==> yarrow <==
// alu16
module alu16(CK, reset, start, instruction, inputR1, inputR2, outputR, busy, done);
	input [15:0] inputR1, inputR2;
	input [2:0] instruction;
	input CK, reset, start;
	output[15:0] outputR;
	output busy;
	output done;
	reg  [2:0]  op;
	reg  [15:0] out5, out6;
	reg         finL;
	wire [3:0]  busyL;
	wire [3:0]  finU;
	wire        go;
	wire  [15:0] out, out1, out2, out3, out4, and_o, or_o;
	assign go = start & ~busy;
	adder add(
		.in1(inputR1),
		.in2(inputR2),
		.go(go & (instruction == 3'b000)),
		.CK(CK),
		.reset(reset),
		.out(out),
		.busy(busyL[0]),
		.fin(finU[0])
	);
	complent com(
		.in(inputR1),
		.go(go & (instruction == 3'b001)),
		.CK(CK),
		.reset(reset),
		.out(out1),
		.busy(busyL[1]),
		.fin(finU[1])
	);
	muler mul(
		.in1(inputR1),
		.in2(inputR2),
		.go(go & (instruction == 3'b010)),
		.CK(CK),
		.reset(reset),
		.out(out2),
		.busy(busyL[2]),
		.fin(finU[2])
	);
	diver div(
		.in1(inputR1),
		.in2(inputR2),
		.go(go & ((instruction == 3'b011) | (instruction == 3'b100))),
		.CK(CK),
		.reset(reset),
		.reminder(out3),
		.quotient(out4),
		.busy(busyL[3]),
		.fin(finU[3])
	);
	and16 and1(inputR1, inputR2, and_o);
	or16 or1(inputR1, inputR2, or_o);
	mux3to8 outp(
		.in(out),
		.in1(out1),
		.in2(out2),
  ...
clock: 7.5 ns
lec_check: 0
cap_margin: 20
cell_pad_in_sites_global_placement: 1
core_margin: 2
core_utilization: 40
max_routing_layer: met4
min_routing_layer: met2
setup_slack_margin: -0.5
slew_margin: 40
tns_end_percent: 60
run.sh (not shown) runs the stock make flow with config.mk's settings and CLKGATE_MAP_FILE=.
==> tundra: changes against yarrow <==
- CELL_PAD_IN_SITES_GLOBAL_PLACEMENT: 1 -> not set
- CORE_UTILIZATION: 40 -> 72
- CTS_CLUSTER_DIAMETER: not set -> 191
- CTS_CLUSTER_SIZE: not set -> 97
- MAX_ROUTING_LAYER: met4 -> not set
- MIN_ROUTING_LAYER: met2 -> not set
- SETUP_SLACK_MARGIN: -0.5 -> not set
- SLEW_MARGIN: 40 -> 20
- TNS_END_PERCENT: 60 -> not set
==> flow/constraint.sdc (replaced) <==
create_clock -name core_clock -period 5.5 [get_ports {CK}]
set_input_delay 1.1000 -clock core_clock [delete_from_list [all_inputs] [get_ports {CK}]]
set_output_delay 1.1000 -clock core_clock [all_outputs]
set_load 0.01 [all_outputs]
==> summary of the runs <==
tundra aborted during global routing (5_1_grt), error GRT-0116. yarrow finished but fails on negative setup slack. Synthesized cell count is the same in tundra and yarrow. Against yarrow, the die size of tundra is smaller by about 44%. In area after synthesis, yarrow and tundra do not differ.


==> v7 <==
==> flow/design.v <==
module and4(in1, in2, out);
	input [3:0] in1, in2;
	output[3:0] out;
	and a1(out[0], in1[0], in2[0]);
	and a2(out[1], in1[1], in2[1]);
	and a3(out[2], in1[2], in2[2]);
	and a4(out[3], in1[3], in2[3]);
endmodule
module and16(in1, in2, out);
	input [15:0] in1, in2;
	output[15:0] out;
	and4 a11(.in1(in1[3:0]), .in2(in2[3:0]), .out(out[3:0]));
	and4 a12(.in1(in1[7:4]), .in2(in2[7:4]), .out(out[7:4]));
	and4 a13(.in1(in1[11:8]), .in2(in2[11:8]), .out(out[11:8]));
	and4 a14(.in1(in1[15:12]), .in2(in2[15:12]), .out(out[15:12]));
endmodule
module or4(in1, in2, out);
	input [3:0] in1, in2;
	output[3:0] out;
	or a1(out[0], in1[0], in2[0]);
	or a2(out[1], in1[1], in2[1]);
	or a3(out[2], in1[2], in2[2]);
	or a4(out[3], in1[3], in2[3]);
endmodule
module or16(in1, in2, out);
	input [15:0] in1, in2;
	output[15:0] out;
	or4 a11(.in1(in1[3:0]), .in2(in2[3:0]), .out(out[3:0]));
	or4 a12(.in1(in1[7:4]), .in2(in2[7:4]), .out(out[7:4]));
	or4 a13(.in1(in1[11:8]), .in2(in2[11:8]), .out(out[11:8]));
	or4 a14(.in1(in1[15:12]), .in2(in2[15:12]), .out(out[15:12]));
endmodule
module complent(in, go, CK, reset, out, busy, fin);
	input  [15:0] in;
	input  go;
	input  CK, reset;
	output reg [15:0] out;
	output reg busy;
	output reg fin;
	reg [15:0] m;
	reg [15:0] o, mm, c;
	always@(posedge CK) begin
		if(reset) begin
			busy <= 1'b0;
			fin  <= 1'b0;
		end
		else begin
			fin <= 1'b0;
			if(busy == 1'b0) begin
				if(go) begin
					o  = 16'hffff ^ in;
					mm = 16'h0001;
					c  = o & mm;
					o  = o ^ mm;
					mm = c << 1;
					out  <= o;
					m    <= mm;
					busy <= 1'b1;
				end
			end
			else if(m == 16'h0000) begin
				busy <= 1'b0;
				fin  <= 1'b1;
			end
			else begin
				out <= out ^ m;
				m   <= (out & m) << 1;
			end
		end
	end
endmodule
module adder(in1, in2, go, CK, reset, out, busy, fin);
	input [15:0] in1, in2;
	input go;
	input CK, reset;
	output reg [15:0] out;
	output reg busy;
	output reg fin;
	reg [15:0] cc;
	reg [15:0] o, c, m;
	always@(posedge CK) begin
		if(reset) begin
			busy <= 1'b0;
			fin  <= 1'b0;
		end
		else begin
			fin <= 1'b0;
			if(busy == 1'b0) begin
				if(go) begin
					o = in1 ^ in2;
					c = in1 & in2;
					c = c << 1;
					if(c == 16'h0000) begin
						busy <= 1'b0;
						fin  <= 1'b1;
					end
					else begin
						m = o & c;
						o = o ^ c;
						c = m << 1;
						busy <= 1'b1;
					end
					out <= o;
					cc  <= c;
				end
			end
			else if(cc == 16'h0000) begin
				busy <= 1'b0;
				fin  <= 1'b1;
			end
			else begin
				out <= out ^ cc;
				cc  <= (out & cc) << 1;
			end
		end
	end
endmodule
module muler(in1, in2, go, CK, reset, out, busy, fin);
	input		[15:0] in1, in2;
	input		go;
	input  		CK, reset;
	output reg	[15:0] out;
	output reg  busy;
	output reg  fin;
	reg[15:0] m1, m2;
	reg[15:0] a1, a2, o;
	always @(posedge CK) begin
		if(reset) begin
			busy <= 1'b0;
			fin  <= 1'b0;
		end
		else begin
			fin <= 1'b0;
			if(busy == 1'b0 && go == 1'b0) begin
			end
			else begin
				if(busy == 1'b0) begin
					a1 = in1;
					a2 = in2;
					o  = 16'h0000;
				end
				else begin
					a1 = m1;
					a2 = m2;
					o  = out;
				end
				if(a2[0] == 1'b1)
					o = o + a1;
				a1 = a1 << 1;
				a2 = a2 >> 1;
				m1  <= a1;
				m2  <= a2;
				out <= o;
				if(a2 == 16'h0000) begin
					busy <= 1'b0;
					fin  <= 1'b1;
				end
				else
					busy <= 1'b1;
			end
		end
	end
endmodule
module diver(in1, in2, go, CK, reset, reminder, quotient, busy, fin);
	input [15:0] in1, in2;
	input go;
	input CK, reset;
	output reg [15:0] reminder, quotient;
	output reg busy;
	output reg fin;
	reg [31:0] m1, m2;
	reg [15:0] divisor;
	reg [4:0]  cnt;
	reg [31:0] t1, t2;
	reg [15:0] d;
	reg [4:0]  n;
	always @(posedge CK) begin
		if(reset) begin
			busy <= 1'b0;
			fin  <= 1'b0;
		end
		else begin
			fin <= 1'b0;
			if(busy == 1'b0 && go == 1'b0) begin
			end
			else begin
				if(busy == 1'b0) begin
					t1 = {16'h0000, in1};
					t2 = {in2, 16'h0000};
					d  = in2;
					n  = 5'b00000;
				end
				else begin
					t1 = m1;
					t2 = m2;
					d  = divisor;
					n  = cnt;
				end
				if(n < 5'b10001) begin
					if(t1[31:16] >= d)
						t1 = t1 - t2 + 1'b1;
					t1 = t1 << 1;
					n  = n + 1'b1;
					busy <= 1'b1;
				end
				else begin
					busy <= 1'b0;
					fin  <= 1'b1;
				end
				if(n == 5'b10000) begin
					if(t1[31:16] >= d)
						t1 = t1 - t2 + 1'b1;
					reminder <= t1[31:16];
					quotient <= t1[15:0];
				end
				m1      <= t1;
				m2      <= t2;
				divisor <= d;
				cnt     <= n;
			end
		end
	end
endmodule
module mux3to8(in, in1, in2, in3, in4, in5, in6, in7, select, out);
	input [15:0] in, in1, in2, in3, in4, in5, in6, in7;
	input [2:0]  select;
	output reg [15:0] out;
	always @(*) begin
		case(select)
			3'b000:out = in;
			3'b001:out = in1;
			3'b010:out = in2;
			3'b011:out = in3;
			3'b100:out = in4;
			3'b101:out = in5;
			3'b110:out = in6;
			3'b111:out = in7;
		endcase
	end
endmodule
module alu16(CK, reset, start, instruction, inputR1, inputR2, outputR, busy, done);
	input [15:0] inputR1, inputR2;
	input [2:0] instruction;
	input CK, reset, start;
	output[15:0] outputR;
	output busy;
	output done;
	reg  [2:0]  op;
	reg  [15:0] out5, out6;
	reg         finL;
	wire [3:0]  busyL;
	wire [3:0]  finU;
	wire        go;
	wire  [15:0] out, out1, out2, out3, out4, and_o, or_o;
	assign go = start & ~busy;
	adder add(
		.in1(inputR1),
		.in2(inputR2),
		.go(go & (instruction == 3'b000)),
		.CK(CK),
		.reset(reset),
		.out(out),
		.busy(busyL[0]),
		.fin(finU[0])
	);
	complent com(
		.in(inputR1),
		.go(go & (instruction == 3'b001)),
		.CK(CK),
		.reset(reset),
		.out(out1),
		.busy(busyL[1]),
		.fin(finU[1])
	);
	muler mul(
		.in1(inputR1),
		.in2(inputR2),
		.go(go & (instruction == 3'b010)),
		.CK(CK),
		.reset(reset),
		.out(out2),
		.busy(busyL[2]),
		.fin(finU[2])
	);
	diver div(
		.in1(inputR1),
		.in2(inputR2),
		.go(go & ((instruction == 3'b011) | (instruction == 3'b100))),
		.CK(CK),
		.reset(reset),
		.reminder(out3),
		.quotient(out4),
		.busy(busyL[3]),
		.fin(finU[3])
	);
	and16 and1(inputR1, inputR2, and_o);
	or16 or1(inputR1, inputR2, or_o);
	mux3to8 outp(
		.in(out),
		.in1(out1),
		.in2(out2),
		.in3(out3),
		.in4(out4),
		.in5(out5),
		.in6(out6),
		.in7(16'h0000),
		.select(op),
		.out(outputR)
	);
	always @(posedge CK) begin
		if(reset) begin
			finL <= 1'b0;
		end
		else begin
			finL <= go & ((instruction == 3'b101) | (instruction == 3'b110) | (instruction == 3'b111));
			if(go) begin
				op   <= instruction;
				out5 <= and_o;
				out6 <= or_o;
			end
		end
	end
	assign busy = busyL[0] | busyL[1] | busyL[2] | busyL[3];
	assign done = finL | finU[0] | finU[1] | finU[2] | finU[3];
endmodule
==> flow/run.sh <==
#!/bin/bash
# the make line also repeats each setting of config.mk as NAME=value (left out here)
make -C /OpenROAD-flow-scripts/flow DESIGN_CONFIG=/design/flow/config.mk WORK_HOME=/design/flow/orfs CLKGATE_MAP_FILE= finish
==> flow/config.mk <==
export PLATFORM = sky130hd
export DESIGN_NAME = alu16
export DESIGN_NICKNAME = alu16
export VERILOG_FILES = /design/flow/design.v
export SDC_FILE = /design/flow/constraint.sdc
export NUM_CORES = 4
export LEC_CHECK = 0
export ABC_AREA = 1
export CAP_MARGIN = 20
export CORE_MARGIN = 2
export CORE_UTILIZATION = 64
export CTS_CLUSTER_DIAMETER = 400
export CTS_CLUSTER_SIZE = 98
export PLACE_DENSITY = 0.35
export SLEW_MARGIN = 20
==> flow/constraint.sdc <==
create_clock -name core_clock -period 4.09 [get_ports {CK}]
set_input_delay 0.8180 -clock core_clock [delete_from_list [all_inputs] [get_ports {CK}]]
set_output_delay 0.8180 -clock core_clock [all_outputs]
set_load 0.01 [all_outputs]
==> inputs of v17, as changes to v7 <==
==> flow/config.mk (replaced) <==
export PLATFORM = sky130hd
export DESIGN_NAME = alu16
export DESIGN_NICKNAME = alu16
export VERILOG_FILES = /design/flow/design.v
export SDC_FILE = /design/flow/constraint.sdc
export NUM_CORES = 4
export LEC_CHECK = 0
export CAP_MARGIN = 20
export CORE_MARGIN = 2
export CORE_UTILIZATION = 71
export CTS_CLUSTER_SIZE = 23
export PLACE_DENSITY_LB_ADDON = 0.28
export SLEW_MARGIN = 30
==> flow/constraint.sdc (replaced) <==
create_clock -name core_clock -period 6.24 [get_ports {CK}]
set_input_delay 1.2480 -clock core_clock [delete_from_list [all_inputs] [get_ports {CK}]]
set_output_delay 1.2480 -clock core_clock [all_outputs]
set_load 0.01 [all_outputs]
==> comparison <==
Die size: v17 is smaller than v7 (about 15%).
v7 failed in global routing (5_1_grt) (GRT-0232). v17 failed in global routing (5_1_grt).
In v17 the synthesized cell count is smaller than in v7, by about 26%.
Against v17, the synthesized area of v7 is larger by 6.6%.
